==> flow/design.v (excerpt) <==
module top(
    input           clk,
    input           rst,
    input           enable,
    input           mode,
    input           valid, 
    input   [4:0]   id,
    input   [3:0]   gridX,
    input   [3:0]   gridY,
	output 	[11:0]	gray_addr,
	output			gray_ren,
	input	[7:0]	gray_rdata,
    output  [11:0]  lbp_addr,
    output          lbp_wen,
	output			lbp_ren,
    input   [7:0]   lbp_rdata,
	output	[7:0] 	lbp_wdata,
	output	[24:0]	theta,
	output			theta_valid,
	input	[24:0]	cos_data,
	input			cos_valid,
	input	[24:0]	sin_data,
	input			sin_valid,
	output			lbp_finish,
    output  [7:0]   id_addr,
    output  [4:0]   id_wdata,
    output          id_wen,
    output          id_ren,
    input   [4:0]   id_rdata,
    output  [20:0]  hist_addr_train,
    output  [7:0]   hist_wdata_train,
    output          hist_wen_train,
    output          hist_ren_train,
    input   [7:0]   hist_rdata_train,
    output  [13:0]  hist_addr_predict,
    output  [7:0]   hist_wdata_predict,
    output          hist_wen_predict,
    output          hist_ren_predict,
    input   [7:0]   hist_rdata_predict,  
    output          hcu_finish,
    output          done,
    output  [4:0]   label,
    output  [17:0]  minDistance
);
clock: 7.69 ns
lec_check: 0
cap_margin: 20
core_margin: 2
core_utilization: 72
cts_cluster_size: 16
place_density: 0.73
setup_slack_margin: -0.53
slew_margin: 20
run.sh (not shown) runs the stock make flow with config.mk's settings and CLKGATE_MAP_FILE=.
The first run completed, yet does not pass: setup timing.
Edit:
--- a/flow/config.mk
+++ b/flow/config.mk
@@ -10,4 +10 @@
-export CORE_UTILIZATION = 72
-export CTS_CLUSTER_SIZE = 16
-export PLACE_DENSITY = 0.73
-export SETUP_SLACK_MARGIN = -0.53
+export CORE_UTILIZATION = 66
==> flow/constraint.sdc (replaced) <==
create_clock -name core_clock -period 8.76 [get_ports {clk}]
set_input_delay 1.7520 -clock core_clock [delete_from_list [all_inputs] [get_ports {clk}]]
set_output_delay 1.7520 -clock core_clock [all_outputs]
set_load 0.01 [all_outputs]
The changed run reached the layout checks and failed them: setup timing.
Wire length falls by roughly a tenth.
Clock power falls by about a fifth.
Total power falls by a quarter to a third.

top again, from the RTL that the note above started with.
==> flow/config.mk <==
export PLATFORM = sky130hd
export DESIGN_NAME = top
export DESIGN_NICKNAME = top
export VERILOG_FILES = /design/flow/design.v
export SDC_FILE = /design/flow/constraint.sdc
export NUM_CORES = 4
export LEC_CHECK = 0
export ABC_AREA = 0
export CAP_MARGIN = 20
export CELL_PAD_IN_SITES_GLOBAL_PLACEMENT = 2
export CORE_ASPECT_RATIO = 1.14
export CORE_MARGIN = 2
export CORE_UTILIZATION = 40
export CTS_CLUSTER_DIAMETER = 350
export GPL_ROUTABILITY_DRIVEN = 0
export MAX_ROUTING_LAYER = met4
export MIN_ROUTING_LAYER = met1
export SLEW_MARGIN = 10
export TNS_END_PERCENT = 50
==> flow/constraint.sdc <==
create_clock -name core_clock -period 17.7 [get_ports {clk}]
set_input_delay 3.5400 -clock core_clock [delete_from_list [all_inputs] [get_ports {clk}]]
set_output_delay 3.5400 -clock core_clock [all_outputs]
set_load 0.01 [all_outputs]
The baseline finished clean.
Next try:
==> flow/config.mk (replaced) <==
export PLATFORM = sky130hd
export DESIGN_NAME = top
export DESIGN_NICKNAME = top
export VERILOG_FILES = /design/flow/design.v
export SDC_FILE = /design/flow/constraint.sdc
export NUM_CORES = 4
export LEC_CHECK = 0
export CAP_MARGIN = 20
export CORE_MARGIN = 2
export CORE_UTILIZATION = 72
export CTS_CLUSTER_SIZE = 16
export SLEW_MARGIN = 20
==> flow/constraint.sdc (replaced) <==
create_clock -name core_clock -period 7.69 [get_ports {clk}]
set_input_delay 1.5380 -clock core_clock [delete_from_list [all_inputs] [get_ports {clk}]]
set_output_delay 1.5380 -clock core_clock [all_outputs]
set_load 0.01 [all_outputs]
Effect: The new run finished with setup timing left. Non-clock buffer count is higher by 793. Die area is lower by well over a third. Sequential power is higher by well over a third.
Next try:
--- a/flow/config.mk
+++ b/flow/config.mk
@@ -10,3 +10,5 @@
 export CORE_UTILIZATION = 72
+export CTS_CLUSTER_DIAMETER = 104
 export CTS_CLUSTER_SIZE = 16
+export SETUP_SLACK_MARGIN = -0.74
 export SLEW_MARGIN = 20
The new run finished but fails on setup timing.
Critical path depth decreases by 1.
Synthesized cell count does not change.
Power decreases by about a fifth.
Next try:
--- a/flow/config.mk
+++ b/flow/config.mk
@@ -9,6 +9,3 @@
 export CORE_MARGIN = 2
-export CORE_UTILIZATION = 72
-export CTS_CLUSTER_DIAMETER = 104
-export CTS_CLUSTER_SIZE = 16
-export SETUP_SLACK_MARGIN = -0.74
+export CORE_UTILIZATION = 57
 export SLEW_MARGIN = 20
==> flow/constraint.sdc (replaced) <==
create_clock -name core_clock -period 6.78 [get_ports {clk}]
set_input_delay 1.3560 -clock core_clock [delete_from_list [all_inputs] [get_ports {clk}]]
set_output_delay 1.3560 -clock core_clock [all_outputs]
set_load 0.01 [all_outputs]
Effect: The new run completed and failed the layout checks on setup timing. Die area is higher by 26%. Power is higher by 38%. Worst setup slack got worse by 0.76 ns. Global-route usage is lower by 8.3 points. Wire length is higher by 3.3%. Clock power is higher by 51%. Sequential power is higher by 13%. Area after synthesis stays the same.
Next try:
--- a/flow/config.mk
+++ b/flow/config.mk
@@ -9,3 +9,4 @@
 export CORE_MARGIN = 2
-export CORE_UTILIZATION = 57
+export CORE_UTILIZATION = 70
+export SETUP_SLACK_MARGIN = 1.2
 export SLEW_MARGIN = 20
==> flow/constraint.sdc (replaced) <==
create_clock -name core_clock -period 9.25 [get_ports {clk}]
set_input_delay 1.8500 -clock core_clock [delete_from_list [all_inputs] [get_ports {clk}]]
set_output_delay 1.8500 -clock core_clock [all_outputs]
set_load 0.01 [all_outputs]
The new run finished but fails on setup timing.
Routed wire length decreases by 7.2%.
Synthesized cell count is unchanged.
Power decreases by 39%.
Die area decreases by 18%.

build 88:
top again, from the RTL that the note above started with.
Settings: LEC_CHECK=0, ABC_AREA=1, CAP_MARGIN=20, CORE_MARGIN=2, CORE_UTILIZATION=72, CTS_CLUSTER_DIAMETER=340, CTS_CLUSTER_SIZE=33, MAX_ROUTING_LAYER=met4, PLACE_DENSITY_LB_ADDON=0.19, SETUP_SLACK_MARGIN=0.74, SLEW_MARGIN=20; clock period 6.85 ns.
No final results exist for build 88, since it was stopped by error GRT-0232 during 5_1_grt.
Here is what was changed in the inputs of build 83 compared with build 88.
# build 88
export LEC_CHECK = 0
export ABC_AREA = 1
export CAP_MARGIN = 20
export CORE_MARGIN = 2
export CORE_UTILIZATION = 72
export CTS_CLUSTER_DIAMETER = 340
export CTS_CLUSTER_SIZE = 33
export MAX_ROUTING_LAYER = met4
export PLACE_DENSITY_LB_ADDON = 0.19
export SETUP_SLACK_MARGIN = 0.74
export SLEW_MARGIN = 20
create_clock -name core_clock -period 6.85 [get_ports {clk}]
# build 83
export LEC_CHECK = 0
export CAP_MARGIN = 20
export CORE_MARGIN = 2
export CORE_UTILIZATION = 15
export SLEW_MARGIN = 20
create_clock -name core_clock -period 14.5 [get_ports {clk}]
--- outcome ---
- No stage failed in build 83, and the final checks on the layout all came back clean.
- NOTE instance area at placement build 88->build 83 decreased by a few percent
- Post-cts gate resize count came out lower on build 83 than on build 88.
- Build 83 vs. build 88: H-tree level count went up by 2.
Edits applied to the flow inputs when going from build 83 to build 22:
# build 83
export LEC_CHECK = 0
export CAP_MARGIN = 20
export CORE_MARGIN = 2
export CORE_UTILIZATION = 15
export SLEW_MARGIN = 20
create_clock -name core_clock -period 14.5 [get_ports {clk}]
# build 22
export LEC_CHECK = 0
export CAP_MARGIN = 20
export CORE_MARGIN = 2
export CORE_UTILIZATION = 72
export PLACE_DENSITY_LB_ADDON = 0.0
export SETUP_SLACK_MARGIN = 1.2
export SLEW_MARGIN = 20
create_clock -name core_clock -period 6.14 [get_ports {clk}]
==> results <==
The flow completed for build 22, but it is not clean: the layout still shows setup timing.
Comparing sequential share of layout area for build 22 and build 83, the smaller number came from build 22.
Per the comparison of build 22 with build 83, count of clock-buffer cells in the layout rose 2; placement-stage cell area fell about 1.3%; horizontal die dimension fell about 54%; design area rose 2100 um^2.
Summary of the comparison: relative contribution of sequential cells to total power is lower in build 22, relative to build 83.
Build 22: overall power of the completed layout is 300% higher than what build 83 reported.
Compared with build 83, the detailed router inserted more vias in build 22.
Setup changes, build 22 to build 69
# build 22
export LEC_CHECK = 0
export CAP_MARGIN = 20
export CORE_MARGIN = 2
export CORE_UTILIZATION = 72
export PLACE_DENSITY_LB_ADDON = 0.0
export SETUP_SLACK_MARGIN = 1.2
export SLEW_MARGIN = 20
create_clock -name core_clock -period 6.14 [get_ports {clk}]
# build 69
export LEC_CHECK = 0
export ABC_AREA = 1
export CAP_MARGIN = 20
export CORE_MARGIN = 2
export CORE_UTILIZATION = 72
export CTS_CLUSTER_DIAMETER = 397
export CTS_CLUSTER_SIZE = 16
export SLEW_MARGIN = 20
create_clock -name core_clock -period 6.32 [get_ports {clk}]
Results
What ended build 69 was a tool error in 5_1_grt; the run never finished. Build 69 vs. build 22: total clock buffers created by CTS shrank by about 40%, total of hold buffers inserted after clock tree synthesis held steady, synthesized area divided by synthesized cell count saw a decrease. Taking build 22 as the reference, in build 69 number of distinct library cells after synthesis down about 1.2%; synthesized cell count went up 2270; setup fix buffers added after clock tree synthesis grew by about 70%; fraction of the mapped netlist area in compound gates higher; synthesized area shows an increase of 3.9%.
--- input diff build 69..build 14 ---
# build 69
export LEC_CHECK = 0
export ABC_AREA = 1
export CAP_MARGIN = 20
export CORE_MARGIN = 2
export CORE_UTILIZATION = 72
export CTS_CLUSTER_DIAMETER = 397
export CTS_CLUSTER_SIZE = 16
export SLEW_MARGIN = 20
create_clock -name core_clock -period 6.32 [get_ports {clk}]
# build 14
export LEC_CHECK = 0
export ABC_AREA = 1
export CAP_MARGIN = 20
export CORE_MARGIN = 2
export CORE_UTILIZATION = 72
export CTS_CLUSTER_DIAMETER = 375
export SLEW_MARGIN = 20
create_clock -name core_clock -period 6.78 [get_ports {clk}]
No final results exist for build 14, since it was stopped by error GRT-0232 during 5_1_grt. From build 69 to build 14 the numbers moved as follows: floorplan-stage core utilization stayed essentially flat, number of gates given a new drive strength after cts rose by 6.2%, weighted congestion at the end of routability-driven global placement rose by 1.6%, total clock buffers created by CTS rose by about 60%, number of instances in the synthesized netlist stayed essentially flat.

## AL
Starting RTL as in the previous note.
## top
module top(
    input           clk,
    input           rst,
    input           enable,
    input           mode,
    input           valid, 
    input   [4:0]   id,
    input   [3:0]   gridX,
    input   [3:0]   gridY,
	output 	[11:0]	gray_addr,
	output			gray_ren,
	input	[7:0]	gray_rdata,
    output  [11:0]  lbp_addr,
    output          lbp_wen,
	output			lbp_ren,
    input   [7:0]   lbp_rdata,
	output	[7:0] 	lbp_wdata,
	output	[24:0]	theta,
	output			theta_valid,
	input	[24:0]	cos_data,
	input			cos_valid,
	input	[24:0]	sin_data,
	input			sin_valid,
	output			lbp_finish,
    output  [7:0]   id_addr,
    output  [4:0]   id_wdata,
    output          id_wen,
    output          id_ren,
    input   [4:0]   id_rdata,
    output  [20:0]  hist_addr_train,
    output  [7:0]   hist_wdata_train,
    output          hist_wen_train,
    output          hist_ren_train,
    input   [7:0]   hist_rdata_train,
    output  [13:0]  hist_addr_predict,
    output  [7:0]   hist_wdata_predict,
    output          hist_wen_predict,
    output          hist_ren_predict,
    input   [7:0]   hist_rdata_predict,  
    output          hcu_finish,
    output          done,
    output  [4:0]   label,
    output  [17:0]  minDistance
);
clock: 7.57 ns
lec_check: 0
cap_margin: 15
cell_pad_in_sites_detail_placement: 0
cell_pad_in_sites_global_placement: 0
core_margin: 2
core_utilization: 72
cts_cluster_diameter: 106
cts_cluster_size: 17
hold_slack_margin: -0.08
max_routing_layer: met5
setup_slack_margin: -0.41
slew_margin: 20
tns_end_percent: 70
[flow] AL | stages: complete | final checks: fail | reason: negative setup slack
Inputs modified between AL and TR:
Settings: HOLD_SLACK_MARGIN no longer set, was -0.08; CELL_PAD_IN_SITES_GLOBAL_PLACEMENT no longer set, was 0; CTS_CLUSTER_DIAMETER no longer set, was 106; MAX_ROUTING_LAYER no longer set, was met5; CAP_MARGIN now 20, was 15; CELL_PAD_IN_SITES_DETAIL_PLACEMENT no longer set, was 0; TNS_END_PERCENT no longer set, was 70; SETUP_SLACK_MARGIN now 3.53, was -0.41; CTS_CLUSTER_SIZE no longer set, was 17; the clock period (ns, I/O delays scaled along) now 12.4, was 7.57.
Results
- | TR | all stages done | FAIL | max-capacitance violations, max-slew violations |
- Run comparison: TR cell with the largest stage delay on the worst path sky130_fd_sc_hd__nor4_1; AL cell with the largest stage delay on the worst path sky130_fd_sc_hd__or4_4
- Taking AL as the reference, in TR non-clock buffer share of cell area dropped 3.6 points, portion of the clock cycle consumed by the worst path in the final layout now smaller, sequential power went down by 39%.

Setup of rev 12:
Starting RTL as in the previous note.
// top
module top(
    input           clk,
    input           rst,
    input           enable,
    input           mode,
    input           valid, 
    input   [4:0]   id,
    input   [3:0]   gridX,
    input   [3:0]   gridY,
	output 	[11:0]	gray_addr,
	output			gray_ren,
	input	[7:0]	gray_rdata,
    output  [11:0]  lbp_addr,
    output          lbp_wen,
	output			lbp_ren,
    input   [7:0]   lbp_rdata,
	output	[7:0] 	lbp_wdata,
	output	[24:0]	theta,
	output			theta_valid,
	input	[24:0]	cos_data,
	input			cos_valid,
	input	[24:0]	sin_data,
	input			sin_valid,
	output			lbp_finish,
    output  [7:0]   id_addr,
    output  [4:0]   id_wdata,
    output          id_wen,
    output          id_ren,
    input   [4:0]   id_rdata,
    output  [20:0]  hist_addr_train,
    output  [7:0]   hist_wdata_train,
    output          hist_wen_train,
    output          hist_ren_train,
    input   [7:0]   hist_rdata_train,
    output  [13:0]  hist_addr_predict,
    output  [7:0]   hist_wdata_predict,
    output          hist_wen_predict,
    output          hist_ren_predict,
    input   [7:0]   hist_rdata_predict,  
    output          hcu_finish,
    output          done,
    output  [4:0]   label,
    output  [17:0]  minDistance
);
Settings: LEC_CHECK=0, ABC_AREA=1, CAP_MARGIN=35, CELL_PAD_IN_SITES_DETAIL_PLACEMENT=1, CELL_PAD_IN_SITES_GLOBAL_PLACEMENT=0, CORE_MARGIN=2, CORE_UTILIZATION=17, CTS_CLUSTER_DIAMETER=98, CTS_CLUSTER_SIZE=11, MAX_ROUTING_LAYER=met4, MIN_ROUTING_LAYER=met1, PLACE_DENSITY=0.75, SETUP_SLACK_MARGIN=1.42, SLEW_MARGIN=20, TNS_END_PERCENT=40; clock period 17.2 ns.
Here is what was changed in the inputs of rev 13 compared with rev 12.
- MAX_ROUTING_LAYER no longer set, was met4
- CTS_CLUSTER_SIZE no longer set, was 11
- MIN_ROUTING_LAYER no longer set, was met1
- TNS_END_PERCENT no longer set, was 40
- CORE_UTILIZATION now 29, was 17
- CTS_CLUSTER_DIAMETER no longer set, was 98
- PLACE_DENSITY no longer set, was 0.75
- SETUP_SLACK_MARGIN no longer set, was 1.42
- CELL_PAD_IN_SITES_GLOBAL_PLACEMENT no longer set, was 0
- ABC_AREA no longer set, was 1
- CAP_MARGIN now 20, was 35
- CELL_PAD_IN_SITES_DETAIL_PLACEMENT no longer set, was 1
- the clock period (ns, I/O delays scaled along) now 10.9, was 17.2
==> results <==
- Rev 13 | status: complete | timing, DRC, antenna: pass
- Core util | rev 13 vs rev 12 | rev 13 higher
- Combined area of the multi-input logic cells essentially unchanged between rev 12 and rev 13.
- Combinational power | rev 13 above rev 12

== the reference run ==
top again, from the RTL that the note above started with.
clock: 9.71 ns
lec_check: 0
cap_margin: 0
cell_pad_in_sites_global_placement: 1
core_margin: 5
core_utilization: 62
gpl_routability_driven: 0
gpl_timing_driven: 0
max_routing_layer: met5
place_density: 0.68
setup_slack_margin: 0.69
slew_margin: 15
In the reference run the implementation ran to completion but is not tape-out ready, as the final checks report capacitance limit, slew limit, setup timing.
#### Input delta (the trial run over the reference run)
Settings: a deleted PLACE_DENSITY that had been 0.68; a deleted SETUP_SLACK_MARGIN that had been 0.69; a deleted GPL_ROUTABILITY_DRIVEN that had been 0; a change of SLEW_MARGIN from 15 to 20; a change of CORE_UTILIZATION from 62 to 40; a deleted GPL_TIMING_DRIVEN that had been 0; a change of CAP_MARGIN from 0 to 20; a deleted CELL_PAD_IN_SITES_GLOBAL_PLACEMENT that had been 1; a change of CORE_MARGIN from 5 to 2; a deleted MAX_ROUTING_LAYER that had been met5; a change of the clock period (ns, I/O delays scaled along) from 9.71 to 17.8.
Having completed the whole flow, the trial run delivered a layout that passed the timing, DRC and antenna checks. Compared the trial run vs the reference run, and final core utilization is down in the trial run. Diff the reference run -> the trial run: combinational cell area excluding buffers and inverters -1.8%, number of setup buffers added after CTS has decreased, number of cells in the finished layout apart from fillers now larger.
Power figures rest on the tool's default switching activity, not on a simulated workload.
